### flow/run.sh
#!/bin/bash
# the make line also repeats each setting of config.mk as NAME=value (left out here)
make -C /OpenROAD-flow-scripts/flow DESIGN_CONFIG=/design/flow/config.mk WORK_HOME=/design/flow/orfs CLKGATE_MAP_FILE= finish
### flow/config.mk
export PLATFORM = sky130hd
export DESIGN_NAME = subbytes
export DESIGN_NICKNAME = subbytes
export VERILOG_FILES = /design/flow/design.v
export SDC_FILE = /design/flow/constraint.sdc
export NUM_CORES = 4
export LEC_CHECK = 0
export CAP_MARGIN = 20
export CORE_MARGIN = 2
export CORE_UTILIZATION = 72
export CTS_CLUSTER_DIAMETER = 45
export CTS_CLUSTER_SIZE = 31
export PLACE_DENSITY = 0.37
export SETUP_SLACK_MARGIN = 0.53
export SLEW_MARGIN = 20
### flow/constraint.sdc
create_clock -name core_clock -period 3.24 [get_ports {clk}]
set_input_delay 0.6480 -clock core_clock [delete_from_list [all_inputs] [get_ports {clk}]]
set_output_delay 0.6480 -clock core_clock [all_outputs]
set_load 0.01 [all_outputs]
### flow/design.v
module subbytes#(
    parameter SBOX_WIDTH = 8,
    parameter SBOX_DEPTH = 256,
    parameter DATA_WIDTH = 16
)(
    input clk,
    input reset_n,
    input sbox_valid, 
    input [SBOX_WIDTH-1:0] sbox_out,
    input tvalid,
    input [DATA_WIDTH-1:0] in,       
    output reg valid,
    output reg [DATA_WIDTH-1:0] out       
);
    localparam NUM_BYTES = DATA_WIDTH / 8;
    reg [7:0] index;
    reg sbox_ready;
    reg [7:0] sbox_slice [0:NUM_BYTES-1][0:255];
    integer i;
    genvar g;
    always @(posedge clk or negedge reset_n) begin
        if (!reset_n) begin
            index <= 0;
            sbox_ready <= 0;
        end else if (sbox_valid && !sbox_ready) begin
            index <= index + 1;
            if (index == SBOX_DEPTH - 1) sbox_ready <= 1;
        end
    end
    generate
        for (g = 0; g < NUM_BYTES; g = g + 1) begin : MEM_WRITE
            always @(posedge clk) begin
                if (sbox_valid && !sbox_ready) begin
                    sbox_slice[g][index] <= sbox_out;
                end
            end
        end
    endgenerate
    wire [7:0] ram_read_data [0:NUM_BYTES-1];
    generate
        for (g = 0; g < NUM_BYTES; g = g + 1) begin : MEM_ASYNC_READ
            assign ram_read_data[g] = sbox_slice[g][in[g*8 +: 8]];
        end
    endgenerate
    always @(posedge clk or negedge reset_n) begin
        if (!reset_n) begin
            valid <= 0;
            out <= 0;
        end else begin
            if (tvalid && sbox_ready) valid <= 1;
            else valid <= 0;
            if (tvalid && sbox_ready) begin
                for (i = 0; i < NUM_BYTES; i = i + 1) begin
                    out[i*8 +: 8] <= ram_read_data[i];
                end
            end
        end
    end
endmodule
==> flow.log, run 1 <==
[flow] collecting metrics
INFO  metric synth_cell_types = 70
INFO  metric gp_congestion = between 1 and 1.5
INFO  metric grt_overflow = 0
INFO  metric highest-signal-layer = met5
INFO  metric rows = roughly 140
INFO  metric design.die.area = between 100000 and 150000 um^2
INFO  metric path_class = in2reg
INFO  metric critical_path.cell_chain = buf_8 -> buf_4 -> buf_12 -> buf_12 -> mux4_2 -> a2111oi_1 -> buf_4 -> a21oi_1 -> nand4_1 -> o211ai_1
INFO  metric internal_power = 44.9 mW
INFO  metric post_drt_wl_per_cell = around 40 um
INFO  metric reg2regPathDepth = 8
INFO  metric grt_setup_unrepaired = yes
INFO  metric tightest_slew = about 1.2 ns
INFO  metric grt_usage = 49.4%
INFO  metric status = complete, no violations
INFO  metric htree_num_levels = 4
INFO  metric switch_pwr = ~16 mW
INFO  metric reg2reg_to = out[12]
INFO  metric worst_path_dominant_cell_family = AND-OR/OR-AND gates
INFO  metric critical_path_buf_inv_count = 5
INFO  metric fp_util = between 70% and 80%
INFO  metric drt_pre_antenna_iters = 9
INFO  metric syn2layout_area_growth = 17.2%
INFO  metric met3_wirelength = between 50000 and 60000 um
INFO  metric path_max_fanout = 17
INFO  metric dpl.hpwl = around 240000 um
INFO  metric cp_slowest_stage_delay = between 1 and 1.5 ns
INFO  metric antenna_found_initial = 25
INFO  metric worstHoldPathCells = 1
INFO  metric vias = just under 70000
INFO  metric layout.cells.non_filler = 8691
INFO  metric enable_flop_cells = between 2000 and 2500
INFO  metric postSynthCellCount = a little under 6000
INFO  metric synth_sequential_area_ratio = 63.3%
INFO  metric share_of_synthesized_cell_area_in_and_or_and_or_and_compound_cells = slightly above 7%
INFO  metric worstSetupPathDepth = 10
INFO  metric yosysMostFrequentCell = edfxtp_1
INFO  metric fp_nets = a little under 6000
INFO  metric clock_skew = between 0.04 and 0.05 ns
INFO  metric die_x = roughly 370 um
INFO  metric maxPowerGroup = sequential cells
INFO  metric hold_path_endpoint = sbox_slice[299][0]
INFO  metric stage_log_warnings = approximately 42
INFO  metric timing.slew.headroom = 16.6%
INFO  metric grt_start_max_net_pins = ~110
INFO  metric avgSynthCellArea = 16.9 um^2
INFO  metric timing.hold.worst.class = in2reg
INFO  metric path_clk_slew = roughly 0.080 ns
INFO  metric number_of_port_buffers = 44
INFO  metric crit_arrival = approximately 3.6 ns
INFO  metric top_cell_area_share = 62.6%
INFO  metric wl_met1 = between 100000 and 150000 um
INFO  metric seq_cell_power = between 20 and 30 mW
INFO  metric number_of_buffers_inserted_during_clock_tree_synthesis = roughly 180
INFO  metric startpoint_type = primary input
INFO  metric route.antenna.remaining_nets = 0
INFO  metric final_period_minus_worst_setup_slack = 2.89 ns
INFO  metric ir_drop = 750 uV
INFO  metric post_synth_and_or_nand_nor_area_fraction = between 3 and 4%
INFO  metric io-pin-count = 45
INFO  metric powerComb = 7.25 mW
INFO  metric mappedNetlistArea = 98200 um^2
INFO  metric tritoncts_clock_tree = built
INFO  metric synth-area-yosys = about 98000 um^2
INFO  metric pg_clk = around 23 mW
INFO  metric seq_power_share = ~50%
INFO  metric met2_length = around 150000 um
INFO  metric combinational_share_of_power = a little under an eighth
INFO  metric cp-end-kind = register
INFO  metric dominantRegCellSynth = edfxtp_1
INFO  metric timing.final.setup_violations = 0
INFO  metric clk_latency = between 0.8 and 0.9 ns
INFO  metric timing.final.max_slew_violations = 0
INFO  metric count_of_instantiated_cells_in_the_yosys_netlist = 5796
INFO  metric power.density_cell_area = 525 nW/um^2
INFO  metric source_of_the_worst_register_to_register_timing_path = sbox_slice[291][4]
INFO  metric vias_per_cell = roughly 8
INFO  metric ys_sh_mux = 22.9%
INFO  metric numSynthFlops = 2074
INFO  metric register_to_register_path_setup_slack = roughly 0.37 ns
INFO  metric setup_total_negative_slack = 0 ns
INFO  metric power.share.switching = roughly a quarter
INFO  metric clockRootBuffer = clkbuf_16
INFO  metric slowest_stage = a2111oi_1
INFO  metric yosysTopAreaCell = edfxtp_1
INFO  metric first_pass_grt_wire_length = 484000 um
INFO  metric worst-endpoint-required = 3.94 ns
INFO  metric clock_path_buffers = 3
INFO  metric dp.cells = around 8300
INFO  metric clock-sinks = roughly 2100
INFO  metric crit_path_start = in[8]
INFO  metric power_leakage = a little over 40 nW
INFO  metric placed_cell_area = around 110000 um^2
INFO  metric vias_in_the_first_global_route = 67500
INFO  metric drcViolationCount = 0
INFO  metric detail_route.wirelength = 344000 um
INFO  metric hold_viol = 0
INFO  metric fin_worst_hold_slack = ~0.31 ns
INFO  metric ys_top_cells_by_area = edfxtp_1 63%, mux4_2 14%, mux2i_1 9.0%, o22ai_1 1.6%, o221ai_1 1.3%
INFO  metric common_cells = 2048 x edfxtp_1, 885 x mux2i_1, 592 x mux4_2
INFO  metric crit_path_end = out[12]
INFO  metric synth-warning-count = 1
INFO  metric yosys.area_share.xor_xnor = less than 1%
INFO  metric finalClockPeriodUsage = between 80% and 90%
INFO  metric synth_adder_area_share = less than 1%
INFO  metric finalInstanceArea = around 120000 um^2
INFO  metric finish.net_count = about 6800
INFO  metric post_synth_arst_share = 1.25%
INFO  metric synth.logic.top_family = multiplexers
INFO  metric core_region_area = between 100000 and 150000 um^2
INFO  metric first_iter_violations = 14000
INFO  metric timing.hold.worst.start = sbox_out[0]
INFO  metric fmax = 346 MHz
INFO  metric timing.max_cap.violations = 0
INFO  metric die_h = between 300 and 400 um
INFO  metric power.share.clock = between 30% and 40%
==> cell type report <==
type,instances,area [um^2]
flip-flops and latches,2074,62200
multi-input cells,3244,33300
fillers,6233,20400
repair buffers,1234,11000
clock buffers,201,4730
well taps,1781,2230
clock inverters,129,1630
inverters,11,50.0
diodes,17,42.5
==> timing repair <==
action | CTS | global route
setup endpoints to repair | 17 | 19
setup buffers | 0 | 4
gates resized | 35 | 43
hold buffers | 1 | 0
pin swaps | 1 | 5
hold endpoints to repair | 26 | 0
==> metrics by stage <==
stage	total power [mW]	worst slack, ns	util (%)
finish	60.4	0.352	85.0
global route	61.3	0.482	84.9
CTS	59.9	0.410	84.8
detailed placement	37.2	-0.866	79.9
global placement	37.1	-1.06	79.9
floorplan	33.8	0.531	-
==> per-layer routing <==
metal  global-route usage (%)  vias to the layer above
li1                         -                    26200
met1                     63.1                    34000
met2                     72.9                     7583
met3                     18.2                     1737
met4                     30.5                       24
met5                    0.274                        -
==> run 2, diff against run 1 <==
- CAP_MARGIN: 20 -> 30
- CELL_PAD_IN_SITES_DETAIL_PLACEMENT: default -> 2
- CORE_ASPECT_RATIO: default -> 1.99
- CORE_MARGIN: 2 -> 3
- CORE_UTILIZATION: 72 -> 50
- CTS_CLUSTER_DIAMETER: 45 -> 94
- CTS_CLUSTER_SIZE: 31 -> default
- GPL_ROUTABILITY_DRIVEN: default -> 0
- GPL_TIMING_DRIVEN: default -> 0
- PLACE_DENSITY: 0.37 -> default
- SETUP_SLACK_MARGIN: 0.53 -> 2.66
- clock period: 3.24 -> 10.0 ns (I/O delays scaled with it)
==> flow.log, run 2 <==
[flow] collecting metrics
INFO  metric status = aborted with a tool error
INFO  metric stage_at_which_the_flow_ended = global routing (5_1_grt)
INFO  metric stop_error = [ERROR GRT-0116] Global routing finished with congestion. Check the congestion regions in the DRC Viewer.
INFO  metric ys_sh_mux = a little under a quarter
INFO  metric dp.cells = 8526
INFO  metric share_of_synthesized_cell_area_in_and_or_and_or_and_compound_cells = around 7.1%
INFO  metric dpl.hpwl = approximately 440000 um
INFO  metric dominantRegCellSynth = edfxtp_1
INFO  metric post_synth_and_or_nand_nor_area_fraction = between 3 and 4%
INFO  metric io-pin-count = around 45
INFO  metric yosysMostFrequentCell = edfxtp_1
INFO  metric design.die.area = just over 200000 um^2
INFO  metric post-place-ws = between 2 and 2.5 ns
INFO  metric rows = ~230
INFO  metric clockRootBuffer = clkbuf_16
INFO  metric cts_hold_buf = 0
INFO  metric yosysTopAreaCell = edfxtp_1
INFO  metric number_of_port_buffers = 38
INFO  metric fp_util = between 50 and 60%
INFO  metric synth_adder_area_share = less than 1%
INFO  metric mappedNetlistArea = around 98000 um^2
INFO  metric grt_overflow = around 1500
INFO  metric top_cell_area_share = a little over three fifths
INFO  metric htree_num_levels = 4
INFO  metric grt_usage = approximately three quarters
INFO  metric synth-area-yosys = roughly 98000 um^2
INFO  metric cts_setup_buffers = 0
INFO  metric core_region_area = a little under 200000 um^2
INFO  metric postSynthCellCount = roughly 5800
INFO  metric avgSynthCellArea = between 15 and 20 um^2
INFO  metric yosys.area_share.xor_xnor = less than 1%
INFO  metric die_x = about 320 um
INFO  metric fp_nets = ~5800
INFO  metric synth_sequential_area_ratio = a little over three fifths
INFO  metric number_of_buffers_inserted_during_clock_tree_synthesis = between 150 and 200
INFO  metric cts_resized = 0
INFO  metric enable_flop_cells = between 2000 and 2500
INFO  metric numSynthFlops = between 2000 and 2500
INFO  metric post_synth_arst_share = approximately 1.3%
INFO  metric die_h = 631 um
INFO  metric clock-sinks = between 2000 and 2500
INFO  metric synth_cell_types = 70
INFO  metric ys_top_cells_by_area = edfxtp_1 63%, mux4_2 14%, mux2i_1 9.0%, o22ai_1 1.6%, o221ai_1 1.3%
INFO  metric count_of_instantiated_cells_in_the_yosys_netlist = slightly below 6000
INFO  metric synth.logic.top_family = multiplexers
INFO  metric synth-warning-count = 1
INFO  metric clock_path_buffers = 4
INFO  metric common_cells = 2048 x edfxtp_1, 885 x mux2i_1, 592 x mux4_2
[run 2: metrics by stage]
| stage | hold WS, ns | cell area, um^2 | power [mW] | utilization [%] |
|---|---|---|---|---|
| floorplan | 0.493 | 98200 | 10.9 | - |
| detailed placement | 0.563 | 104000 | 12.6 | 53.7 |
| global placement | 0.530 | 102000 | 12.4 | 52.3 |
| CTS | 0.588 | 111000 | 20.2 | 56.8 |
[run 2: per-layer routing]
metal	GRT overflow	track usage, %
met5	7	38.0
met4	631	74.1
met3	55	60.5
met2	765	91.0
met1	33	73.4
==> run 3, diff against run 2 <==
- ABC_AREA: default -> 1
- CAP_MARGIN: 30 -> 40
- CELL_PAD_IN_SITES_DETAIL_PLACEMENT: 2 -> default
- CELL_PAD_IN_SITES_GLOBAL_PLACEMENT: default -> 0
- CORE_ASPECT_RATIO: 1.99 -> 0.8
- CORE_MARGIN: 3 -> 2
- CORE_UTILIZATION: 50 -> 72
- CTS_CLUSTER_DIAMETER: 94 -> 331
- CTS_CLUSTER_SIZE: default -> 14
- GPL_TIMING_DRIVEN: 0 -> 1
- MAX_ROUTING_LAYER: default -> met4
- MIN_ROUTING_LAYER: default -> met1
- PLACE_DENSITY_LB_ADDON: default -> 0.06
- SETUP_SLACK_MARGIN: 2.66 -> 0.95
- SLEW_MARGIN: 20 -> 35
- clock period: 10.0 -> 3.24 ns (I/O delays scaled with it)
==> flow.log, run 3 <==
[flow] collecting metrics
INFO  metric pg_clk = between 15 and 20 mW
INFO  metric layout.cells.non_filler = 13600
INFO  metric worstSetupPathDepth = 14
INFO  metric dpl.hpwl = about 240000 um
INFO  metric tritoncts_clock_tree = built
INFO  metric ys_top_cells_by_area = edfxtp_1 59%, nand3_1 20%, nand2_1 15%, buf_2 2.6%, nor2_1 1.0%
INFO  metric internal_power = 40.8 mW
INFO  metric finalInstanceArea = between 100000 and 150000 um^2
INFO  metric path_clk_slew = approximately 0.07 ns
INFO  metric power.density_cell_area = ~480 nW/um^2
INFO  metric io-pin-count = 45
INFO  metric detail_route.wirelength = 388000 um
INFO  metric switch_pwr = approximately 14 mW
INFO  metric clock_path_buffers = 3
INFO  metric grt_usage = 52.7%
INFO  metric final_period_minus_worst_setup_slack = between 2 and 2.5 ns
INFO  metric top_cell_area_share = between 50% and 60%
INFO  metric hold_viol = 0
INFO  metric vias_per_cell = ~7.3
INFO  metric crit_path_start = in[1]
INFO  metric power.share.switching = about a quarter
INFO  metric finalClockPeriodUsage = 75.0%
INFO  metric path_class = in2reg
INFO  metric post-layout-total-power = between 50 and 60 mW
INFO  metric clk_latency = around 0.87 ns
INFO  metric stage_log_warnings = 32
INFO  metric final_core_util = between 70% and 80%
INFO  metric critical_path.cell_chain = buf_8 -> inv_12 -> buf_16 -> buf_12 -> buf_12 -> nand3_1 -> nand3_1 -> nand3_1 -> nand3_1 -> nand3_1 -> nand3_1 -> nand3_1 -> nand3_1 -> nand2_1
INFO  metric first_pass_grt_wire_length = around 560000 um
INFO  metric grt_overflow = 0
INFO  metric die_h = ~340 um
INFO  metric clock_skew = between 0.03 and 0.04 ns
INFO  metric cp-end-kind = register
INFO  metric fp_nets = around 12000
INFO  metric seq_power_share = a little over half
INFO  metric numSynthFlops = between 2000 and 2500
INFO  metric synth_sequential_area_ratio = 59.4%
INFO  metric antenna_found_initial = 23
INFO  metric startpoint_type = primary input
INFO  metric post-place-ws = -0.0183 ns
INFO  metric power.share.clock = 34.3%
INFO  metric first_iter_violations = 25000
INFO  metric synth-area-yosys = 105000 um^2
INFO  metric power_leakage = between 40 and 50 nW
INFO  metric crit_arrival = 3.16 ns
INFO  metric source_of_the_worst_register_to_register_timing_path = index[3]
INFO  metric vias = 99200
INFO  metric cp_slowest_stage_delay = around 0.27 ns
INFO  metric drcViolationCount = 0
INFO  metric powerComb = around 6.8 mW
INFO  metric fp_util = roughly 72%
INFO  metric timing.slew.headroom = 37.0%
INFO  metric clock-sinks = a little over 2000
INFO  metric postSynthCellCount = 11600
INFO  metric avgSynthCellArea = 9.01 um^2
INFO  metric common_cells = 4169 x nand2_1, 4089 x nand3_1, 2048 x edfxtp_1
INFO  metric ys_sh_mux = 0%
INFO  metric crit_path_end = out[0]
INFO  metric critical_path_buf_inv_count = 5
INFO  metric number_of_buffers_inserted_during_clock_tree_synthesis = ~170
INFO  metric synth_adder_area_share = less than 1%
INFO  metric core_region_area = 145000 um^2
INFO  metric placed_cell_area = 110000 um^2
INFO  metric worst-endpoint-required = 3.97 ns
INFO  metric share_of_synthesized_cell_area_in_and_or_and_or_and_compound_cells = less than 1%
INFO  metric timing.hold.worst.class = in2async
INFO  metric timing.final.setup_violations = 0
INFO  metric slowest_stage = buf_16
INFO  metric timing.final.max_slew_violations = 0
INFO  metric reg2regPathDepth = 5
INFO  metric vias_in_the_first_global_route = between 90000 and 100k
INFO  metric worst_path_dominant_cell_family = simple AND/OR/NAND/NOR gates
INFO  metric synth.logic.top_family = simple AND/OR/NAND/NOR gates
INFO  metric fmax = 412 MHz
INFO  metric dominantRegCellSynth = edfxtp_1
INFO  metric route.antenna.remaining_nets = 0
INFO  metric grt_start_max_net_pins = approximately 140
INFO  metric finish.net_count = about 12000
INFO  metric setup_total_negative_slack = 0 ns
INFO  metric design.die.area = ~150000 um^2
INFO  metric synth_cell_types = 19
INFO  metric synth-warning-count = 1
INFO  metric count_of_instantiated_cells_in_the_yosys_netlist = between 10000 and 15000
INFO  metric grt_setup_unrepaired = yes
INFO  metric combinational_share_of_power = 12.3%
INFO  metric yosys.area_share.xor_xnor = 0.0503%
INFO  metric post_synth_arst_share = 1.25%
INFO  metric rows = approximately 130
INFO  metric post_drt_wl_per_cell = 28.5 um
INFO  metric seq_cell_power = around 30 mW
INFO  metric post_synth_and_or_nand_nor_area_fraction = roughly 36%
INFO  metric path_max_fanout = 25
INFO  metric die_x = roughly 430 um
INFO  metric clockRootBuffer = clkbuf_16
INFO  metric number_of_port_buffers = 44
INFO  metric syn2layout_area_growth = 10.2%
INFO  metric dp.cells = 13300
INFO  metric timing.max_cap.violations = 0
INFO  metric finalWorstSetupSlack = slightly above 0.8 ns
INFO  metric ir_drop = 603 uV
INFO  metric mappedNetlistArea = approximately 100000 um^2
INFO  metric yosysMostFrequentCell = nand2_1
INFO  metric timing.critical_path.mode_cell = nand3_1
INFO  metric register_to_register_path_setup_slack = ~0.88 ns
INFO  metric status = complete, no violations
INFO  metric reg2reg_to = sbox_slice[299][2]
INFO  metric cts_hold_buf = 0
INFO  metric maxPowerGroup = sequential cells
INFO  metric drt_pre_antenna_iters = 22
INFO  metric fin_worst_hold_slack = between 0.2 and 0.25 ns
INFO  metric htree_num_levels = 4
INFO  metric enable_flop_cells = ~2000
INFO  metric tightest_slew = about 0.94 ns
INFO  metric yosysTopAreaCell = edfxtp_1
-- run 3: cell type report --
cell class,instances,area [um^2]
clock inverters,9,124
repair buffers,776,8110
inverters,55,343
multi-input cells,8555,37600
fillers,8902,29400
clock buffers,208,4440
flip-flops and latches,2074,62200
diodes,38,95.1
repair inverters,4,42.5
well taps,1905,2380
-- run 3: repair_timing --
item | CTS | global route
cloned | 2 | 9
setup endpoints to repair | 246 | 284
endpoints found under the hold margin | 0 | 0
setup buffers | 0 | 16
resized | 47 | 90
-- run 3: metal layers --
layer / track usage [%] / routed length [um] / vias up
li1: - / - / 40300
met1: 64.7 / 119000 / 44900
met2: 71.9 / 159000 / 11300
met3: 22.4 / 78200 / 2685
met4: 33.0 / 32700 / 0
met5: - / 0 / -
==> run 4, diff against run 3 <==
- CAP_MARGIN: 40 -> 25
- CTS_CLUSTER_DIAMETER: 331 -> 53
- GPL_ROUTABILITY_DRIVEN: 0 -> default
- MAX_ROUTING_LAYER: met4 -> met5
- SETUP_SLACK_MARGIN: 0.95 -> 0.96
==> flow.log, run 4 <==
[flow] collecting metrics
INFO  metric dpl.hpwl = around 240000 um
INFO  metric drt_pre_antenna_iters = 15
INFO  metric hold_path_endpoint = sbox_slice[467][5]
INFO  metric design.die.area = around 150000 um^2
INFO  metric timing.hold.worst.class = in2reg
INFO  metric post_drt_wl_per_cell = between 20 and 30 um
INFO  metric cts_hold_buf = 0
INFO  metric vias_per_cell = 7.27
INFO  metric crit_path_start = in[8]
INFO  metric cp-end-kind = register
INFO  metric clk_latency = 0.87 ns
INFO  metric ys_top_cells_by_area = edfxtp_1 59%, nand3_1 20%, nand2_1 15%, buf_2 2.6%, nor2_1 1.0%
INFO  metric grt_setup_unrepaired = yes
INFO  metric gp_congestion = 1.05
INFO  metric setup_total_negative_slack = 0 ns
INFO  metric fmax = a little over 400 MHz
INFO  metric layout.cells.non_filler = between 10000 and 15000
INFO  metric syn2layout_area_growth = 10.4%
INFO  metric power_leakage = roughly 44 nW
INFO  metric grt_overflow = 0
INFO  metric clock-sinks = around 2100
INFO  metric path_max_fanout = 23
INFO  metric count_of_instantiated_cells_in_the_yosys_netlist = 11600
INFO  metric timing.final.max_slew_violations = 0
INFO  metric hold_viol = 0
INFO  metric vias = between 90000 and 100k
INFO  metric first_iter_violations = between 20000 and 25000
INFO  metric seq_power_share = a little over half
INFO  metric route.antenna.remaining_nets = 0
INFO  metric reg2regPathDepth = 5
INFO  metric slowest_stage = buf_4
INFO  metric path_clk_slew = 0.06 ns
INFO  metric clockRootBuffer = clkbuf_16
INFO  metric dominantRegCellSynth = edfxtp_1
INFO  metric worst_path_dominant_cell_family = simple AND/OR/NAND/NOR gates
INFO  metric worst-endpoint-required = around 4 ns
INFO  metric tightest_slew = approximately 1 ns
INFO  metric combinational_share_of_power = between 10% and 20%
INFO  metric cp_slowest_stage_delay = 0.32 ns
INFO  metric ys_sh_mux = 0%
INFO  metric fp_util = 72.3%
INFO  metric io-pin-count = roughly 45
INFO  metric antenna_found_initial = 18
INFO  metric critical_path.cell_chain = buf_12 -> clkinv_16 -> buf_4 -> nand2_1 -> nand3_1 -> nand3_1 -> nand3_1 -> nand3_1 -> nand3_1 -> nand3_2 -> nand3_1 -> nand3_1 -> nand2_1
INFO  metric final_period_minus_worst_setup_slack = roughly 2.4 ns
INFO  metric fp_nets = ~12000
INFO  metric crit_arrival = ~3.1 ns
INFO  metric postSynthCellCount = 11600
INFO  metric htree_num_levels = 4
INFO  metric grt_usage = a little over 50%
INFO  metric die_x = 430 um
INFO  metric synth.logic.top_family = simple AND/OR/NAND/NOR gates
INFO  metric synth_cell_types = 19
INFO  metric seq_cell_power = 29.5 mW
INFO  metric powerComb = slightly below 7 mW
INFO  metric worstHoldPathCells = 1
INFO  metric core_region_area = ~140000 um^2
INFO  metric yosysTopAreaCell = edfxtp_1
INFO  metric source_of_the_worst_register_to_register_timing_path = index[4]
INFO  metric post_synth_and_or_nand_nor_area_fraction = between 30% and 40%
INFO  metric pg_clk = approximately 20 mW
INFO  metric dp.cells = roughly 13000
INFO  metric maxPowerGroup = sequential cells
INFO  metric yosys.area_share.xor_xnor = less than 1%
INFO  metric rows = approximately 130
INFO  metric path_class = in2reg
INFO  metric detail_route.wirelength = 393000 um
INFO  metric vias_in_the_first_global_route = 90700
INFO  metric power.share.clock = 35.8%
INFO  metric synth_adder_area_share = 0.0479%
INFO  metric internal_power = around 42 mW
INFO  metric top_cell_area_share = between 50% and 60%
INFO  metric power.share.switching = a little over a quarter
INFO  metric ir_drop = approximately 580 uV
INFO  metric register_to_register_path_setup_slack = 0.86 ns
INFO  metric share_of_synthesized_cell_area_in_and_or_and_or_and_compound_cells = less than 1%
INFO  metric clock_path_buffers = 3
INFO  metric avgSynthCellArea = 9.01 um^2
INFO  metric number_of_port_buffers = roughly 44
INFO  metric reg2reg_to = sbox_slice[433][1]
INFO  metric tritoncts_clock_tree = built
INFO  metric drcViolationCount = 0
INFO  metric mappedNetlistArea = about 100000 um^2
INFO  metric die_h = roughly 340 um
INFO  metric enable_flop_cells = 2048
INFO  metric synth-warning-count = 1
INFO  metric clock_skew = approximately 0.038 ns
INFO  metric finalClockPeriodUsage = 74.2%
INFO  metric worstSetupPathDepth = 13
INFO  metric finish.net_count = 11600
INFO  metric synth-area-yosys = around 100000 um^2
INFO  metric startpoint_type = primary input
INFO  metric stage_log_warnings = 39
INFO  metric synth_sequential_area_ratio = approximately three fifths
INFO  metric timing.max_cap.violations = 0
INFO  metric yosysMostFrequentCell = nand2_1
INFO  metric timing.hold.worst.start = sbox_out[5]
INFO  metric grt_start_max_net_pins = 121
INFO  metric timing.slew.headroom = 31.6%
INFO  metric timing.critical_path.mode_cell = nand3_1
INFO  metric post_synth_arst_share = around 1.3%
INFO  metric first_pass_grt_wire_length = 564000 um
INFO  metric power.density_cell_area = 490 nW/um^2
INFO  metric timing.final.setup_violations = 0
INFO  metric number_of_buffers_inserted_during_clock_tree_synthesis = 175
INFO  metric switch_pwr = between 10 and 15 mW
INFO  metric critical_path_buf_inv_count = 3
INFO  metric common_cells = 4169 x nand2_1, 4089 x nand3_1, 2048 x edfxtp_1
INFO  metric status = complete, no violations
INFO  metric crit_path_end = out[11]
INFO  metric numSynthFlops = 2074
-- run 4: cell type report --
type                       instances  area, um^2
antenna                           13        32.5
clock buffer                     202        4670
clock inverter                    38         354
fill                            8993       29300
inverter                          55         355
multi-input combinational       8555       37500
sequential                      2074       62200
tap                             1905        2380
timing repair buffer             740        7860
timing repair inverter             3        33.8
-- run 4: metal layers --
layer / GRT usage, % / routed length (um) / share of wire (%)
met1: 65.1 / 121000 / 31
met2: 72.7 / 162000 / 41
met3: 21.8 / 77800 / 20
met4: 31.9 / 31500 / 8.0
met5: 0 / 216 / 0.055
-- run 4: through the flow --
| step | total power, mW | instance area (um^2) | setup WS (ns) | hold slack (ns) | utilization [%] |
|---|---|---|---|---|---|
| CTS | 55.7 | 115000 | 0.961 | 0.142 | 79.3 |
| finish | 56.5 | 115000 | 0.835 | 0.141 | 79.8 |
| floorplan | 33.6 | 105000 | 0.998 | 0.352 | - |
| global route | 57.4 | 115000 | 0.867 | 0.146 | 79.7 |
| global placement | 36.1 | 110000 | 0.0928 | 0.479 | 75.8 |
| detailed placement | 36.3 | 110000 | 0.0341 | 0.481 | 75.8 |
-- run 4: repair_timing --
item,4_1_cts,5_1_grt
gates cloned,0,9
endpoints found under the hold margin,0,0
gates resized,32,85
setup buffers,2,7
pin swaps,0,1
endpoints found under the setup margin,278,545
==> run 5, diff against run 4 <==
- ABC_AREA: 1 -> default
- CAP_MARGIN: 25 -> 20
- CELL_PAD_IN_SITES_GLOBAL_PLACEMENT: 0 -> default
- CORE_ASPECT_RATIO: 0.8 -> default
- CORE_UTILIZATION: 72 -> 25
- CTS_CLUSTER_DIAMETER: 53 -> default
- CTS_CLUSTER_SIZE: 14 -> default
- GPL_TIMING_DRIVEN: 1 -> default
- MAX_ROUTING_LAYER: met5 -> default
- MIN_ROUTING_LAYER: met1 -> default
- PLACE_DENSITY: default -> 0.6
- PLACE_DENSITY_LB_ADDON: 0.06 -> default
- SETUP_SLACK_MARGIN: 0.96 -> default
- SLEW_MARGIN: 35 -> 20
- clock period: 3.24 -> 14.7 ns (I/O delays scaled with it)
==> flow.log, run 5 <==
[flow] collecting metrics
INFO  metric cts_hold_buf = 0
INFO  metric synth-area-yosys = 98200 um^2
INFO  metric stage_log_warnings = around 59
INFO  metric gp_congestion = 0.935
INFO  metric switch_pwr = approximately 3.4 mW
INFO  metric fill_cells = between 30000 and 40000
INFO  metric reg2reg_to = sbox_slice[312][6]
INFO  metric final_period_minus_worst_setup_slack = 7.27 ns
INFO  metric timing.final.max_slew_violations = 0
INFO  metric ys_top_cells_by_area = edfxtp_1 63%, mux4_2 14%, mux2i_1 9.0%, o22ai_1 1.6%, o221ai_1 1.3%
INFO  metric vias_per_cell = about 5.5
INFO  metric power.density_cell_area = about 120 nW/um^2
INFO  metric avgSynthCellArea = approximately 17 um^2
INFO  metric timing.final.setup_violations = 0
INFO  metric placed_cell_area = 103000 um^2
INFO  metric first_pass_grt_wire_length = around 470000 um
INFO  metric dp.cells = 10700
INFO  metric seq_cell_power = between 6 and 7 mW
INFO  metric vias = 60900
INFO  metric worstHoldPathCells = 1
INFO  metric enable_flop_cells = 2048
INFO  metric post_drt_wl_per_cell = 30.3 um
INFO  metric timing.hold.worst.class = reg2reg
INFO  metric core_region_area = between 300000 and 400000 um^2
INFO  metric postSynthCellCount = approximately 5800
INFO  metric common_cells = 2048 x edfxtp_1, 885 x mux2i_1, 592 x mux4_2
INFO  metric grt_overflow = 0
INFO  metric vias_in_the_first_global_route = ~60000
INFO  metric combinational_share_of_power = about a tenth
INFO  metric rows = approximately 230
INFO  metric share_of_synthesized_cell_area_in_and_or_and_or_and_compound_cells = under 10%
INFO  metric clock_path_buffers = 3
INFO  metric worst_path_dominant_cell_family = buffers and inverters
INFO  metric count_of_instantiated_cells_in_the_yosys_netlist = roughly 5800
INFO  metric power_leakage = around 35 nW
INFO  metric number_of_buffers_inserted_during_clock_tree_synthesis = 207
INFO  metric synth_cell_types = approximately 70
INFO  metric antenna_found_initial = 21
INFO  metric clock_skew = 0.0527 ns
INFO  metric fmax = around 140 MHz
INFO  metric clock-sinks = approximately 2100
INFO  metric cp-end-kind = register
INFO  metric crit_arrival = 8.07 ns
INFO  metric startpoint_type = primary input
INFO  metric first_iter_violations = between 9000 and 10000
INFO  metric timing.slew.headroom = around 18%
INFO  metric detail_route.wirelength = around 340000 um
INFO  metric die_x = ~630 um
INFO  metric path_clk_slew = 0.07 ns
INFO  metric fp_util = approximately 25%
INFO  metric final_core_util = 28.2%
INFO  metric numSynthFlops = a little over 2000
INFO  metric number_of_port_buffers = 44
INFO  metric syn2layout_area_growth = 12.6%
INFO  metric grt_setup_unrepaired = no
INFO  metric post_synth_arst_share = between 1 and 1.5%
INFO  metric post_synth_and_or_nand_nor_area_fraction = 3.32%
INFO  metric dpl.hpwl = between 200000 and 250000 um
INFO  metric pg_clk = between 5 and 6 mW
INFO  metric drcViolationCount = 0
INFO  metric reg2regPathDepth = 4
INFO  metric clk_latency = about 0.9 ns
INFO  metric ys_sh_mux = a little under a quarter
INFO  metric path_max_fanout = between 60 and 70
INFO  metric timing.max_cap.violations = 0
INFO  metric synth.logic.top_family = multiplexers
INFO  metric die_h = 631 um
INFO  metric register_to_register_path_setup_slack = roughly 11 ns
INFO  metric hold_path_endpoint = sbox_ready
INFO  metric status = complete, no violations
INFO  metric mappedNetlistArea = 98200 um^2
INFO  metric worstSetupPathDepth = 10
INFO  metric cts_setup_buffers = 0
INFO  metric route.antenna.remaining_nets = 0
INFO  metric synth_sequential_area_ratio = 63.3%
INFO  metric io-pin-count = 45
INFO  metric tritoncts_clock_tree = built
INFO  metric cts_resized = 0
INFO  metric synth-warning-count = 1
INFO  metric dominantRegCellSynth = edfxtp_1
INFO  metric finalInstanceArea = around 110000 um^2
INFO  metric fp_nets = between 5000 and 6000
INFO  metric design.die.area = approximately 400000 um^2
INFO  metric ir_drop = 112 uV
INFO  metric yosysMostFrequentCell = edfxtp_1
INFO  metric crit_path_start = in[0]
INFO  metric powerComb = around 1.3 mW
INFO  metric worst-endpoint-required = 15.50 ns
INFO  metric power.share.clock = 40.8%
INFO  metric tightest_slew = approximately 1.2 ns
INFO  metric path_class = in2reg
INFO  metric critical_path_buf_inv_count = 4
INFO  metric hold_viol = 0
INFO  metric maxPowerGroup = sequential cells
INFO  metric power.share.switching = 25.0%
INFO  metric top_cell_area_share = 62.6%
INFO  metric grt_start_max_net_pins = approximately 150
INFO  metric crit_path_end = out[2]
INFO  metric synth_adder_area_share = less than 1%
INFO  metric layout.cells.non_filler = about 11000
INFO  metric finish.net_count = roughly 5800
INFO  metric timing.hold.worst.start = sbox_ready
INFO  metric yosysTopAreaCell = edfxtp_1
INFO  metric seq_power_share = between 40% and 50%
INFO  metric internal_power = 10.0 mW
INFO  metric fin_worst_hold_slack = 0.584 ns
INFO  metric slowest_stage = a221oi_1
INFO  metric yosys.area_share.xor_xnor = less than 1%
INFO  metric drt_pre_antenna_iters = 6
INFO  metric critical_path.cell_chain = buf_8 -> buf_4 -> buf_4 -> nor2_4 -> buf_4 -> a221oi_1 -> o21ai_0 -> a221oi_1 -> nand3_1 -> o221ai_2
INFO  metric cp_slowest_stage_delay = 0.94 ns
INFO  metric clockRootBuffer = clkbuf_16
INFO  metric finalClockPeriodUsage = 49.5%
INFO  metric setup_total_negative_slack = 0 ns
INFO  metric grt_usage = between 15 and 20%
INFO  metric source_of_the_worst_register_to_register_timing_path = index[3]
INFO  metric htree_num_levels = 4
INFO  metric timing.critical_path.mode_cell = buf_4
[run 5: cell type report]
type	instances	area [um^2]	share of cell area (%)
inverter	11	50.0	0.0453
tap	5220	6530	5.91
sequential	2074	62100	56.2
multi-input combinational	3244	33000	29.9
clock inverter	148	1600	1.45
clock buffer	242	5370	4.86
timing repair buffer	201	1810	1.64
antenna	14	35.0	0.0317
[run 5: layer usage]
metal / global-route usage (%) / up-vias / wire length, um
met5: 0 / - / 114
met4: 9.06 / 16 / 21100
met3: 3.73 / 742 / 34000
met2: 26.1 / 3872 / 157000
met1: 20.5 / 32100 / 126000
li1: - / 24200 / -
[run 5: per-stage QoR]
stage,setup WS (ns),power [mW]
after CTS,7.63,13.4
after floorplan,9.67,7.45
after detailed placement,6.69,8.02
after global routing,7.17,13.7
final,7.43,13.4
after global placement,6.67,8.00
==> run 6, diff against run 5 <==
- CORE_UTILIZATION: 25 -> 62
- SETUP_SLACK_MARGIN: default -> 0.8
- clock period: 14.7 -> 6.9 ns (I/O delays scaled with it)
==> flow.log, run 6 <==
[flow] collecting metrics
INFO  metric internal_power = ~21 mW
INFO  metric numSynthFlops = just over 2000
INFO  metric number_of_buffers_inserted_during_clock_tree_synthesis = around 210
INFO  metric power.density_cell_area = between 200 and 300 nW/um^2
INFO  metric rows = about 150
INFO  metric die_h = between 400 and 500 um
INFO  metric stage_log_warnings = between 50 and 60
INFO  metric startpoint_type = primary input
INFO  metric timing.final.max_slew_violations = 0
INFO  metric dp.cells = roughly 7700
INFO  metric timing.hold.worst.class = reg2reg
INFO  metric gp_congestion = 1.02
INFO  metric powerComb = around 2.9 mW
INFO  metric maxPowerGroup = sequential cells
INFO  metric drt_pre_antenna_iters = 6
INFO  metric timing.max_cap.violations = 0
INFO  metric fill_cells = roughly 11000
INFO  metric synth-warning-count = 1
INFO  metric yosysTopAreaCell = edfxtp_1
INFO  metric post_synth_and_or_nand_nor_area_fraction = under 10%
INFO  metric crit_path_end = out[11]
INFO  metric core_region_area = 158000 um^2
INFO  metric seq_power_share = approximately half
INFO  metric grt_usage = 41.0%
INFO  metric first_iter_violations = about 11000
INFO  metric dominantRegCellSynth = edfxtp_1
INFO  metric post-place-ws = ~1.2 ns
INFO  metric clock_skew = 0.0327 ns
INFO  metric comb_area = around 33000 um^2
INFO  metric yosysMostFrequentCell = edfxtp_1
INFO  metric synth_cell_types = 70
INFO  metric final_core_util = between 60% and 70%
INFO  metric synth_adder_area_share = 0.0509%
INFO  metric enable_flop_cells = about 2000
INFO  metric path_class = in2reg
INFO  metric clock-sinks = between 2000 and 2500
INFO  metric register_to_register_path_setup_slack = about 3.2 ns
INFO  metric synth-area-yosys = between 90000 and 100000 um^2
INFO  metric reg2regPathDepth = 4
INFO  metric drcViolationCount = 0
INFO  metric critical_path_buf_inv_count = 1
INFO  metric io-pin-count = between 40 and 50
INFO  metric vias = ~63000
INFO  metric avgSynthCellArea = around 17 um^2
INFO  metric grt_setup_unrepaired = no
INFO  metric slowest_stage = clkdlybuf4s50_1
INFO  metric layout.area.seq = between 60000 and 70000 um^2
INFO  metric vias_per_cell = 7.76
INFO  metric vias_in_the_first_global_route = just under 60000
INFO  metric cts_setup_buffers = 0
INFO  metric finish.net_count = between 5000 and 6000
INFO  metric ys_sh_mux = between 20% and 30%
INFO  metric count_of_instantiated_cells_in_the_yosys_netlist = between 5000 and 6000
INFO  metric power_leakage = ~35 nW
INFO  metric cp_slowest_stage_delay = between 1 and 1.5 ns
INFO  metric fmax = 200 MHz
INFO  metric route.antenna.remaining_nets = 0
INFO  metric switch_pwr = between 7 and 8 mW
INFO  metric clock_path_buffers = 3
INFO  metric tritoncts_clock_tree = built
INFO  metric fp_util = 62.2%
INFO  metric synth_sequential_area_ratio = between 60% and 70%
INFO  metric worstSetupPathDepth = 7
INFO  metric share_of_synthesized_cell_area_in_and_or_and_or_and_compound_cells = 7.11%
INFO  metric number_of_port_buffers = 44
INFO  metric final_period_minus_worst_setup_slack = about 5 ns
INFO  metric ir_drop = 308 uV
INFO  metric clk_latency = 0.87 ns
INFO  metric hold_viol = 0
INFO  metric source_of_the_worst_register_to_register_timing_path = index[0]
INFO  metric layout.cells.non_filler = about 8000
INFO  metric hold_path_endpoint = index[5]
INFO  metric grt_overflow = 0
INFO  metric post_synth_arst_share = 1.25%
INFO  metric common_cells = 2048 x edfxtp_1, 885 x mux2i_1, 592 x mux4_2
INFO  metric detail_route.wirelength = between 300000 and 400000 um
INFO  metric design.die.area = ~160000 um^2
INFO  metric grt_start_max_net_pins = 165
INFO  metric post_drt_wl_per_cell = approximately 41 um
INFO  metric syn2layout_area_growth = 8.70%
INFO  metric synth.logic.top_family = multiplexers
INFO  metric crit_arrival = 5.74 ns
INFO  metric path_clk_slew = ~0.06 ns
INFO  metric combinational_share_of_power = 10.4%
INFO  metric postSynthCellCount = 5796
INFO  metric top_cell_area_share = between 60% and 70%
INFO  metric timing.hold.worst.start = index[5]
INFO  metric reg2reg_to = sbox_slice[423][0]
INFO  metric path_max_fanout = 18
INFO  metric worst-endpoint-required = approximately 7.6 ns
INFO  metric clockRootBuffer = clkbuf_16
INFO  metric mappedNetlistArea = slightly below 100000 um^2
INFO  metric die_x = 402 um
INFO  metric finalWorstSetupSlack = around 1.9 ns
INFO  metric setup_total_negative_slack = 0 ns
INFO  metric cts_hold_buf = 0
INFO  metric fp_nets = just under 6000
INFO  metric timing.final.setup_violations = 0
INFO  metric timing.slew.headroom = between 10% and 20%
INFO  metric yosys.area_share.xor_xnor = 0.0624%
INFO  metric power.share.switching = about a quarter
INFO  metric seq_cell_power = around 14 mW
INFO  metric first_pass_grt_wire_length = 460000 um
INFO  metric cp-end-kind = register
INFO  metric htree_num_levels = 4
INFO  metric worstHoldPathCells = 1
INFO  metric dpl.hpwl = 218000 um
INFO  metric crit_path_start = in[11]
INFO  metric antenna_found_initial = 23
INFO  metric pg_clk = about 11 mW
INFO  metric finalClockPeriodUsage = between 70 and 80%
INFO  metric post-layout-total-power = about 28 mW
INFO  metric cts_resized = 0
INFO  metric worst_path_dominant_cell_family = AND-OR/OR-AND gates
INFO  metric power.share.clock = roughly two fifths
INFO  metric tightest_slew = ~1.3 ns
INFO  metric critical_path.cell_chain = clkdlybuf4s50_1 -> nand2_1 -> or2_2 -> a2111oi_0 -> a2111o_1 -> nor4_1 -> a211o_1
INFO  metric status = complete, no violations
INFO  metric ys_top_cells_by_area = edfxtp_1 63%, mux4_2 14%, mux2i_1 9.0%, o22ai_1 1.6%, o221ai_1 1.3%
==> run 6: per-stage QoR <==
stage | hold slack [ns] | area, um^2
floorplan | 0.493 | 98200
finish | 0.582 | 107000
global route | 0.608 | 107000
detailed placement | 0.557 | 100000
global placement | 0.544 | 100000
CTS | 0.567 | 107000
==> run 6: layer usage <==
layer,track usage (%),wire length [um],vias to the layer above
met3,11.3,43300,908
met2,60.4,149000,4857
met4,20.3,19400,16
li1,-,-,24300
met1,57.1,121000,32500
met5,0.624,241,-
==> run 6: final cells by class <==
| class | count | area share, % |
|---|---|---|
| tap | 2072 | 2.43 |
| timing repair buffer | 260 | 2.27 |
| antenna | 12 | 0.0281 |
| clock inverter | 116 | 0.819 |
| sequential | 2074 | 58.2 |
| inverter | 11 | 0.0480 |
| clock buffer | 278 | 5.34 |
| multi-input combinational | 3244 | 30.9 |
==> run 7, diff against run 6 <==
- ABC_AREA: default -> 1
- CORE_UTILIZATION: 62 -> 64
- SETUP_SLACK_MARGIN: 0.8 -> default
- clock period: 6.9 -> 3.25 ns (I/O delays scaled with it)
==> flow.log, run 7 <==
[flow] collecting metrics
INFO  metric final_period_minus_worst_setup_slack = roughly 3.3 ns
INFO  metric drcViolationCount = 0
INFO  metric synth-area-yosys = 105000 um^2
INFO  metric power.share.switching = approximately a quarter
INFO  metric number_of_port_buffers = about 44
INFO  metric power.share.clock = roughly two fifths
INFO  metric grt_setup_unrepaired = no
INFO  metric first_pass_grt_wire_length = approximately 570000 um
INFO  metric worstHoldPathCells = 1
INFO  metric seq_power_share = 48.8%
INFO  metric syn2layout_area_growth = 12.1%
INFO  metric crit_path_start = index[6]
INFO  metric powerComb = 6.60 mW
INFO  metric clock-sinks = 2074
INFO  metric combinational_share_of_power = between 10% and 20%
INFO  metric grt_usage = 46.1%
INFO  metric timing.hold.worst.class = in2reg
INFO  metric htree_num_levels = 4
INFO  metric post_synth_arst_share = about 1.3%
INFO  metric io-pin-count = 45
INFO  metric grt_start_max_net_pins = between 100 and 150
INFO  metric clk_latency = 0.88 ns
INFO  metric finalWorstSetupSlack = -0.0740 ns
INFO  metric timing.final.setup_violations = 8
INFO  metric register_to_register_path_setup_slack = -0.07 ns
INFO  metric crit_arrival = between 3 and 4 ns
INFO  metric number_of_buffers_inserted_during_clock_tree_synthesis = ~210
INFO  metric stage_log_warnings = approximately 40
INFO  metric ys_sh_mux = 0%
INFO  metric power.density_cell_area = between 500 and 600 nW/um^2
INFO  metric finish.net_count = between 10000 and 15000
INFO  metric power_leakage = about 45 nW
INFO  metric clock_skew = between 0.015 and 0.02 ns
INFO  metric tritoncts_clock_tree = built
INFO  metric path_class = reg2reg
INFO  metric synth_adder_area_share = 0.0479%
INFO  metric post_synth_and_or_nand_nor_area_fraction = between 30% and 40%
INFO  metric worst_path_dominant_cell_family = simple AND/OR/NAND/NOR gates
INFO  metric dominantRegCellSynth = edfxtp_1
INFO  metric timing.slew.headroom = a little over a fifth
INFO  metric timing.final.max_slew_violations = 0
INFO  metric die_x = roughly 400 um
INFO  metric first_iter_violations = ~19000
INFO  metric dpl.hpwl = ~240000 um
INFO  metric mappedNetlistArea = ~100000 um^2
INFO  metric fmax = 301 MHz
INFO  metric hold_viol = 0
INFO  metric rows = around 150
INFO  metric internal_power = about 45 mW
INFO  metric share_of_synthesized_cell_area_in_and_or_and_or_and_compound_cells = less than 1%
INFO  metric post_drt_wl_per_cell = about 28 um
INFO  metric dp.cells = between 10000 and 15000
INFO  metric pg_clk = about 24 mW
INFO  metric enable_flop_cells = 2048
INFO  metric count_of_instantiated_cells_in_the_yosys_netlist = approximately 12000
INFO  metric avgSynthCellArea = 9.01 um^2
INFO  metric grt_overflow = 0
INFO  metric vias = approximately 96000
INFO  metric detail_route.wirelength = approximately 400000 um
INFO  metric startpoint_type = register
INFO  metric reg2regPathDepth = 4
INFO  metric source_of_the_worst_register_to_register_timing_path = index[6]
INFO  metric critical_path_buf_inv_count = 1
INFO  metric cts_setup_buffers = 0
INFO  metric gp_congestion = 1.03
INFO  metric switch_pwr = 15.5 mW
INFO  metric clock_path_buffers = 3
INFO  metric hold_path_endpoint = sbox_slice[389][0]
INFO  metric clockRootBuffer = clkbuf_16
INFO  metric yosys.area_share.xor_xnor = less than 1%
INFO  metric vias_per_cell = roughly 6.8
INFO  metric slowest_stage = nor2_1
INFO  metric fp_nets = 11600
INFO  metric ir_drop = around 640 uV
INFO  metric timing.hold.worst.start = sbox_out[0]
INFO  metric path_max_fanout = 16
INFO  metric tightest_slew = between 1 and 1.5 ns
INFO  metric core_region_area = 163000 um^2
INFO  metric worst-endpoint-required = between 3 and 4 ns
INFO  metric fp_util = 64.3%
INFO  metric postSynthCellCount = about 12000
INFO  metric design.die.area = about 170000 um^2
INFO  metric path_clk_slew = about 0.060 ns
INFO  metric reg2reg_to = sbox_slice[262][2]
INFO  metric drt_pre_antenna_iters = 14
INFO  metric common_cells = 4169 x nand2_1, 4089 x nand3_1, 2048 x edfxtp_1
INFO  metric ys_top_cells_by_area = edfxtp_1 59%, nand3_1 20%, nand2_1 15%, buf_2 2.6%, nor2_1 1.0%
INFO  metric maxPowerGroup = sequential cells
INFO  metric cp_slowest_stage_delay = about 0.90 ns
INFO  metric antenna_found_initial = 9
INFO  metric synth.logic.top_family = simple AND/OR/NAND/NOR gates
INFO  metric numSynthFlops = slightly above 2000
INFO  metric route.antenna.remaining_nets = 0
INFO  metric cp-end-kind = register
INFO  metric status = finished with violations
INFO  metric seq_cell_power = between 20 and 30 mW
INFO  metric yosysTopAreaCell = edfxtp_1
INFO  metric critical_path.cell_chain = nor2_1 -> nand2_1 -> nor2_1 -> buf_4
INFO  metric timing.max_cap.violations = 0
INFO  metric synth_cell_types = 19
INFO  metric fin_worst_hold_slack = 0.211 ns
INFO  metric top_cell_area_share = about three fifths
INFO  metric layout.cells.non_filler = approximately 14000
INFO  metric vias_in_the_first_global_route = 90000
INFO  metric final_core_util = roughly 72%
INFO  metric worstSetupPathDepth = 4
INFO  metric yosysMostFrequentCell = nand2_1
INFO  metric finalClockPeriodUsage = 102%
INFO  metric timing.critical_path.mode_cell = nor2_1
INFO  metric synth-warning-count = 1
INFO  metric synth_sequential_area_ratio = 59.4%
INFO  metric die_h = about 400 um
INFO  metric so.violations = negative setup slack
INFO  metric crit_path_end = sbox_slice[262][2]
run 7: layout make-up:
cell class	instances	area [um^2]
Timing Repair Buffer	758	7890
Clock inverter	142	1280
Fill cell	11800	45400
Inverter	55	279
Sequential cell	2074	62100
Multi-Input combinational cell	8555	37300
Clock buffer	257	5520
Antenna cell	10	25.0
Tap cell	2175	2720
run 7: through the flow:
step / power, mW / setup TNS (ns) / cell area (um^2) / worst slack (ns)
floorplan: 33.5 / 0 / 105000 / 1.01
global placement: 36.2 / -0.0113 / 110000 / -0.00836
detailed placement: 36.3 / -0.00624 / 110000 / -0.00624
CTS: 60.1 / 0 / 117000 / 0.403
global route: 61.6 / 0 / 117000 / 0.0507
finish: 60.5 / -0.571 / 117000 / -0.0740
run 7: what timing repair did:
action | in CTS | in global routing
endpoints found under the hold margin | 26 | 0
gates resized | 0 | 0
hold buffers | 1 | 0
run 7: routing by layer:
| layer | GRT usage (%) | wire, um |
|---|---|---|
| met1 | 59.8 | 131000 |
| met2 | 67.6 | 169000 |
| met3 | 13.2 | 61800 |
| met4 | 31.4 | 30800 |
| met5 | 0 | 195 |
==> run 8, diff against run 7 <==
- CAP_MARGIN: 20 -> 30
- CELL_PAD_IN_SITES_DETAIL_PLACEMENT: default -> 2
- CELL_PAD_IN_SITES_GLOBAL_PLACEMENT: default -> 2
- CORE_ASPECT_RATIO: default -> 1.6
- CORE_MARGIN: 2 -> 8
- CORE_UTILIZATION: 64 -> 45
- CTS_CLUSTER_DIAMETER: default -> 232
- CTS_CLUSTER_SIZE: default -> 83
- GPL_TIMING_DRIVEN: default -> 0
- SETUP_SLACK_MARGIN: default -> 0.58
- SLEW_MARGIN: 20 -> 10
- TNS_END_PERCENT: default -> 80
- clock period: 3.25 -> 10.0 ns (I/O delays scaled with it)
==> flow.log, run 8 <==
[flow] collecting metrics
INFO  metric status = aborted with a tool error
INFO  metric stage_at_which_the_flow_ended = global routing (5_1_grt)
INFO  metric stop_error = [ERROR GRT-0116] Global routing finished with congestion. Check the congestion regions in the DRC Viewer.
INFO  metric synth_adder_area_share = less than 1%
INFO  metric die_x = slightly below 400 um
INFO  metric synth.logic.top_family = simple AND/OR/NAND/NOR gates
INFO  metric dpl.hpwl = approximately 600000 um
INFO  metric synth_cell_types = 19
INFO  metric cts_hold_buf = 0
INFO  metric top_cell_area_share = 58.8%
INFO  metric avgSynthCellArea = 9.01 um^2
INFO  metric number_of_buffers_inserted_during_clock_tree_synthesis = 28
INFO  metric common_cells = 4169 x nand2_1, 4089 x nand3_1, 2048 x edfxtp_1
INFO  metric yosys.area_share.xor_xnor = less than 1%
INFO  metric synth_sequential_area_ratio = between 50% and 60%
INFO  metric synth-warning-count = 1
INFO  metric fp_nets = 11600
INFO  metric die_h = 626 um
INFO  metric gp_congestion = around 1.2
INFO  metric clock_path_buffers = 3
INFO  metric cts_setup_buffers = 0
INFO  metric cts_resized = 0
INFO  metric fp_util = between 40% and 50%
INFO  metric clockRootBuffer = clkbuf_16
INFO  metric yosysTopAreaCell = edfxtp_1
INFO  metric post_synth_and_or_nand_nor_area_fraction = between 30% and 40%
INFO  metric grt_usage = between 60% and 70%
INFO  metric ys_sh_mux = 0%
INFO  metric dominantRegCellSynth = edfxtp_1
INFO  metric number_of_port_buffers = 32
INFO  metric post_synth_arst_share = about 1.3%
INFO  metric postSynthCellCount = 11600
INFO  metric clock-sinks = between 2000 and 2500
INFO  metric core_region_area = approximately 230000 um^2
INFO  metric design.die.area = around 250000 um^2
INFO  metric rows = between 200 and 250
INFO  metric grt_overflow = just under 300
INFO  metric enable_flop_cells = 2048
INFO  metric synth-area-yosys = ~100000 um^2
INFO  metric numSynthFlops = approximately 2100
INFO  metric ys_top_cells_by_area = edfxtp_1 59%, nand3_1 20%, nand2_1 15%, buf_2 2.6%, nor2_1 1.0%
INFO  metric io-pin-count = roughly 45
INFO  metric mappedNetlistArea = ~100000 um^2
INFO  metric placed_cell_area = ~110000 um^2
INFO  metric share_of_synthesized_cell_area_in_and_or_and_or_and_compound_cells = 0.00957%
INFO  metric yosysMostFrequentCell = nand2_1
INFO  metric htree_num_levels = 1
INFO  metric count_of_instantiated_cells_in_the_yosys_netlist = roughly 12000
-- run 8: metal layers --
layer / GRT overflow / GRT usage (%)
met4: 126 / 75.3
met5: 1 / 18.6
met3: 8 / 48.3
met1: 0 / 68.1
met2: 156 / 91.0
-- run 8: metrics by stage --
step	setup TNS, ns	worst slack, ns	utilization [%]	std cells
after floorplan	0	6.41	-	11600
after global placement	-2956.63	-1.87	46.9	14700
after CTS	0	4.58	48.8	15000
after detailed placement	0	3.63	48.5	14900
==> run 9, diff against run 8 <==
- CELL_PAD_IN_SITES_GLOBAL_PLACEMENT: 2 -> default
- SLEW_MARGIN: 10 -> 40
==> flow.log, run 9 <==
[flow] collecting metrics
INFO  metric rows = between 200 and 250
INFO  metric post_synth_and_or_nand_nor_area_fraction = between 30% and 40%
INFO  metric clock_path_buffers = 3
INFO  metric share_of_synthesized_cell_area_in_and_or_and_or_and_compound_cells = 0.00957%
INFO  metric count_of_instantiated_cells_in_the_yosys_netlist = between 10000 and 15000
INFO  metric clockRootBuffer = clkbuf_16
INFO  metric design.die.area = about 250000 um^2
INFO  metric htree_num_levels = 1
INFO  metric numSynthFlops = approximately 2100
INFO  metric top_cell_area_share = approximately three fifths
INFO  metric yosysMostFrequentCell = nand2_1
INFO  metric synth_sequential_area_ratio = between 50% and 60%
INFO  metric avgSynthCellArea = ~9.0 um^2
INFO  metric io-pin-count = 45
INFO  metric die_h = 626 um
INFO  metric post_synth_arst_share = between 1 and 1.5%
INFO  metric postSynthCellCount = 11600
INFO  metric synth_cell_types = 19
INFO  metric ys_sh_mux = 0%
INFO  metric gp_congestion = 1.18
INFO  metric clock-sinks = approximately 2100
INFO  metric fp_util = ~45%
INFO  metric yosysTopAreaCell = edfxtp_1
INFO  metric yosys.area_share.xor_xnor = 0.0503%
INFO  metric grt_overflow = between 150 and 200
INFO  metric synth.logic.top_family = simple AND/OR/NAND/NOR gates
INFO  metric enable_flop_cells = between 2000 and 2500
INFO  metric dpl.hpwl = a little over 600000 um
INFO  metric cts_setup_buffers = 0
INFO  metric grt_usage = a little over two thirds
INFO  metric die_x = a little under 400 um
INFO  metric common_cells = 4169 x nand2_1, 4089 x nand3_1, 2048 x edfxtp_1
INFO  metric cts_hold_buf = 0
INFO  metric stop_error = [ERROR GRT-0116] Global routing finished with congestion. Check the congestion regions in the DRC Viewer.
INFO  metric mappedNetlistArea = between 100000 and 150000 um^2
INFO  metric cts_resized = 0
INFO  metric synth-area-yosys = roughly 100000 um^2
INFO  metric status = aborted with a tool error
INFO  metric ys_top_cells_by_area = edfxtp_1 59%, nand3_1 20%, nand2_1 15%, buf_2 2.6%, nor2_1 1.0%
INFO  metric synth-warning-count = 1
INFO  metric synth_adder_area_share = less than 1%
INFO  metric stage_at_which_the_flow_ended = global routing (5_1_grt)
INFO  metric number_of_buffers_inserted_during_clock_tree_synthesis = 28
INFO  metric number_of_port_buffers = 32
INFO  metric core_region_area = between 200000 and 250000 um^2
INFO  metric fp_nets = 11600
INFO  metric dominantRegCellSynth = edfxtp_1
## run 9: through the flow
step           setup TNS [ns]  hold WS (ns)  instances  instance area (um^2)  setup WS [ns]
2_1_floorplan               0         0.453      11600                105000           6.41
3_3_place_gp         -3692.26         0.470      14700                109000          -2.63
3_5_place_dp                0         0.477      14800                112000           4.03
4_1_cts                     0         0.536      14800                113000           4.97
## run 9: per-layer routing
metal | track usage (%) | GRT overflow
met2 | 89.6 | 61
met5 | 28.0 | 6
met3 | 49.4 | 15
met1 | 69.1 | 4
met4 | 76.1 | 76
==> run 10, diff against run 9 <==
- ABC_AREA: 1 -> default
- CAP_MARGIN: 30 -> 25
- CELL_PAD_IN_SITES_DETAIL_PLACEMENT: 2 -> default
- CORE_ASPECT_RATIO: 1.6 -> 0.73
- CORE_MARGIN: 8 -> 2
- CORE_UTILIZATION: 45 -> 30
- CTS_CLUSTER_DIAMETER: 232 -> 303
- CTS_CLUSTER_SIZE: 83 -> default
- GPL_TIMING_DRIVEN: 0 -> default
- HOLD_SLACK_MARGIN: default -> 0.04
- MAX_ROUTING_LAYER: default -> met5
- PLACE_DENSITY: 0.6 -> default
- PLACE_DENSITY_LB_ADDON: default -> 0.0
- SETUP_SLACK_MARGIN: 0.58 -> default
- SLEW_MARGIN: 40 -> 20
- TNS_END_PERCENT: 80 -> 40
- clock period: 10.0 -> 3.4 ns (I/O delays scaled with it)
==> flow.log, run 10 <==
[flow] collecting metrics
INFO  metric vias_in_the_first_global_route = between 60000 and 70000
INFO  metric dominantRegCellSynth = edfxtp_1
INFO  metric synth_sequential_area_ratio = between 60% and 70%
INFO  metric clock_path_buffers = 4
INFO  metric vias = ~65000
INFO  metric power.share.clock = roughly two fifths
INFO  metric io-pin-count = 45
INFO  metric register_to_register_path_setup_slack = approximately 0.26 ns
INFO  metric synth-warning-count = 1
INFO  metric grt_start_max_net_pins = about 96
INFO  metric cp_slowest_stage_delay = approximately 0.54 ns
INFO  metric yosysMostFrequentCell = edfxtp_1
INFO  metric clock-sinks = about 2100
INFO  metric post_synth_arst_share = approximately 1.3%
INFO  metric fp_util = a little under a third
INFO  metric share_of_synthesized_cell_area_in_and_or_and_or_and_compound_cells = between 7 and 8%
INFO  metric finalWorstSetupSlack = -0.0637 ns
INFO  metric timing.final.setup_violations = 3
INFO  metric seq_power_share = approximately 46%
INFO  metric timing.final.max_slew_violations = 0
INFO  metric reg2regPathDepth = 9
INFO  metric finish.net_count = about 7100
INFO  metric yosysTopAreaCell = edfxtp_1
INFO  metric pg_clk = about 26 mW
INFO  metric synth-area-yosys = just under 100000 um^2
INFO  metric number_of_buffers_inserted_during_clock_tree_synthesis = around 240
INFO  metric status = finished with violations
INFO  metric ys_sh_mux = a little under a quarter
INFO  metric path_clk_slew = 0.06 ns
INFO  metric avgSynthCellArea = approximately 17 um^2
INFO  metric detail_route.wirelength = between 400000 and 500000 um
INFO  metric gp_congestion = a little under 0.9
INFO  metric postSynthCellCount = between 5000 and 6000
INFO  metric design.die.area = 332000 um^2
INFO  metric grt_usage = a little over a quarter
INFO  metric number_of_port_buffers = ~44
INFO  metric worstSetupPathDepth = 11
INFO  metric cp-end-kind = register
INFO  metric post_synth_and_or_nand_nor_area_fraction = between 3 and 4%
INFO  metric post_drt_wl_per_cell = about 38 um
INFO  metric synth_adder_area_share = 0.0509%
INFO  metric clockRootBuffer = clkbuf_16
INFO  metric enable_flop_cells = 2048
INFO  metric slowest_stage = a31oi_1
INFO  metric crit_path_end = out[2]
INFO  metric fill_cells = around 30000
INFO  metric die_h = around 500 um
INFO  metric startpoint_type = primary input
INFO  metric power.share.switching = 26.3%
INFO  metric syn2layout_area_growth = 23.9%
INFO  metric reg2reg_to = out[1]
INFO  metric die_x = about 670 um
INFO  metric worst-endpoint-required = 4.19 ns
INFO  metric internal_power = around 46 mW
INFO  metric worst_path_dominant_cell_family = simple AND/OR/NAND/NOR gates
INFO  metric switch_pwr = around 16 mW
INFO  metric clk_latency = 0.92 ns
INFO  metric comb_area = roughly 33000 um^2
INFO  metric path_max_fanout = 5
INFO  metric crit_arrival = around 4.3 ns
INFO  metric first_pass_grt_wire_length = 594000 um
INFO  metric ys_top_cells_by_area = edfxtp_1 63%, mux4_2 14%, mux2i_1 9.0%, o22ai_1 1.6%, o221ai_1 1.3%
INFO  metric tightest_slew = about 1.3 ns
INFO  metric path_class = in2reg
INFO  metric post-place-ws = -1.26 ns
INFO  metric dp.cells = 11100
INFO  metric synth_cell_types = roughly 70
INFO  metric timing.max_cap.violations = 0
INFO  metric drt_pre_antenna_iters = 7
INFO  metric ir_drop = roughly 450 uV
INFO  metric power.density_cell_area = between 500 and 600 nW/um^2
INFO  metric maxPowerGroup = sequential cells
INFO  metric fmax = just under 300 MHz
INFO  metric drcViolationCount = 0
INFO  metric critical_path_buf_inv_count = 5
INFO  metric finalClockPeriodUsage = 102%
INFO  metric dpl.hpwl = between 300000 and 400000 um
INFO  metric core_region_area = about 330000 um^2
INFO  metric grt_setup_unrepaired = no
INFO  metric vias_per_cell = about 5.6
INFO  metric yosys.area_share.xor_xnor = 0.0624%
INFO  metric powerComb = between 7 and 8 mW
INFO  metric layout.area.seq = slightly above 60000 um^2
INFO  metric mappedNetlistArea = roughly 98000 um^2
INFO  metric timing.hold.worst.start = sbox_out[3]
INFO  metric first_iter_violations = 7005
INFO  metric power_leakage = roughly 42 nW
INFO  metric numSynthFlops = ~2100
INFO  metric post-layout-total-power = a little over 60 mW
INFO  metric fin_worst_hold_slack = roughly 0.18 ns
INFO  metric source_of_the_worst_register_to_register_timing_path = sbox_slice[399][1]
INFO  metric layout.cells.non_filler = roughly 12000
INFO  metric fp_nets = approximately 5800
INFO  metric hold_viol = 0
INFO  metric worstHoldPathCells = 1
INFO  metric seq_cell_power = approximately 29 mW
INFO  metric combinational_share_of_power = about an eighth
INFO  metric clock_skew = 0.0507 ns
INFO  metric so.violations = negative setup slack
INFO  metric rows = 179
INFO  metric synth.logic.top_family = multiplexers
INFO  metric common_cells = 2048 x edfxtp_1, 885 x mux2i_1, 592 x mux4_2
INFO  metric final_core_util = 37.3%
INFO  metric grt_overflow = 0
INFO  metric htree_num_levels = 4
INFO  metric antenna_found_initial = 29
INFO  metric route.antenna.remaining_nets = 0
INFO  metric hold_path_endpoint = sbox_slice[340][3]
INFO  metric timing.slew.headroom = 14.2%
INFO  metric count_of_instantiated_cells_in_the_yosys_netlist = a little under 6000
INFO  metric top_cell_area_share = 62.6%
INFO  metric critical_path.cell_chain = clkdlybuf4s50_1 -> buf_4 -> nor2b_2 -> nand2_1 -> buf_12 -> buf_4 -> or3_1 -> a31oi_1 -> or3_1 -> buf_12 -> o221ai_2
INFO  metric timing.hold.worst.class = in2reg
INFO  metric stage_log_warnings = 30
INFO  metric final_period_minus_worst_setup_slack = 3.46 ns
INFO  metric crit_path_start = in[3]
INFO  metric tritoncts_clock_tree = built
-- run 10: metrics by stage --
stage                     cell area, um^2  TNS [ns]
after CTS                          122000         0
after global placement             114000    -16.24
final                              122000    -0.125
after global routing               122000         0
after detailed placement           114000    -14.78
after floorplan                     98200         0
-- run 10: layout make-up --
cell class	count	area share, %
inverters	11	0.0442
diodes	12	0.0247
clock inverters	132	1.11
repair buffers	1455	11.1
flip-flops and latches	2074	51.1
well taps	4344	4.47
multi-input cells	3244	27.2
clock buffers	283	5.02
-- run 10: layer usage --
layer  wire (um)  global-route usage, %
met5          27                      0
met4        8540                   4.83
met3       26800                   3.58
met2      195000                   39.7
met1      213000                   40.3
-- run 10: what timing repair did --
item | 4_1_cts | 5_1_grt
resized | 4 | 2
endpoints found under the setup margin | 6 | 2
hold buffers | 1 | 0
hold endpoints to repair | 13 | 0
buffers inserted | 0 | 0
Power figures rest on the tool's default switching activity, not on a simulated workload.
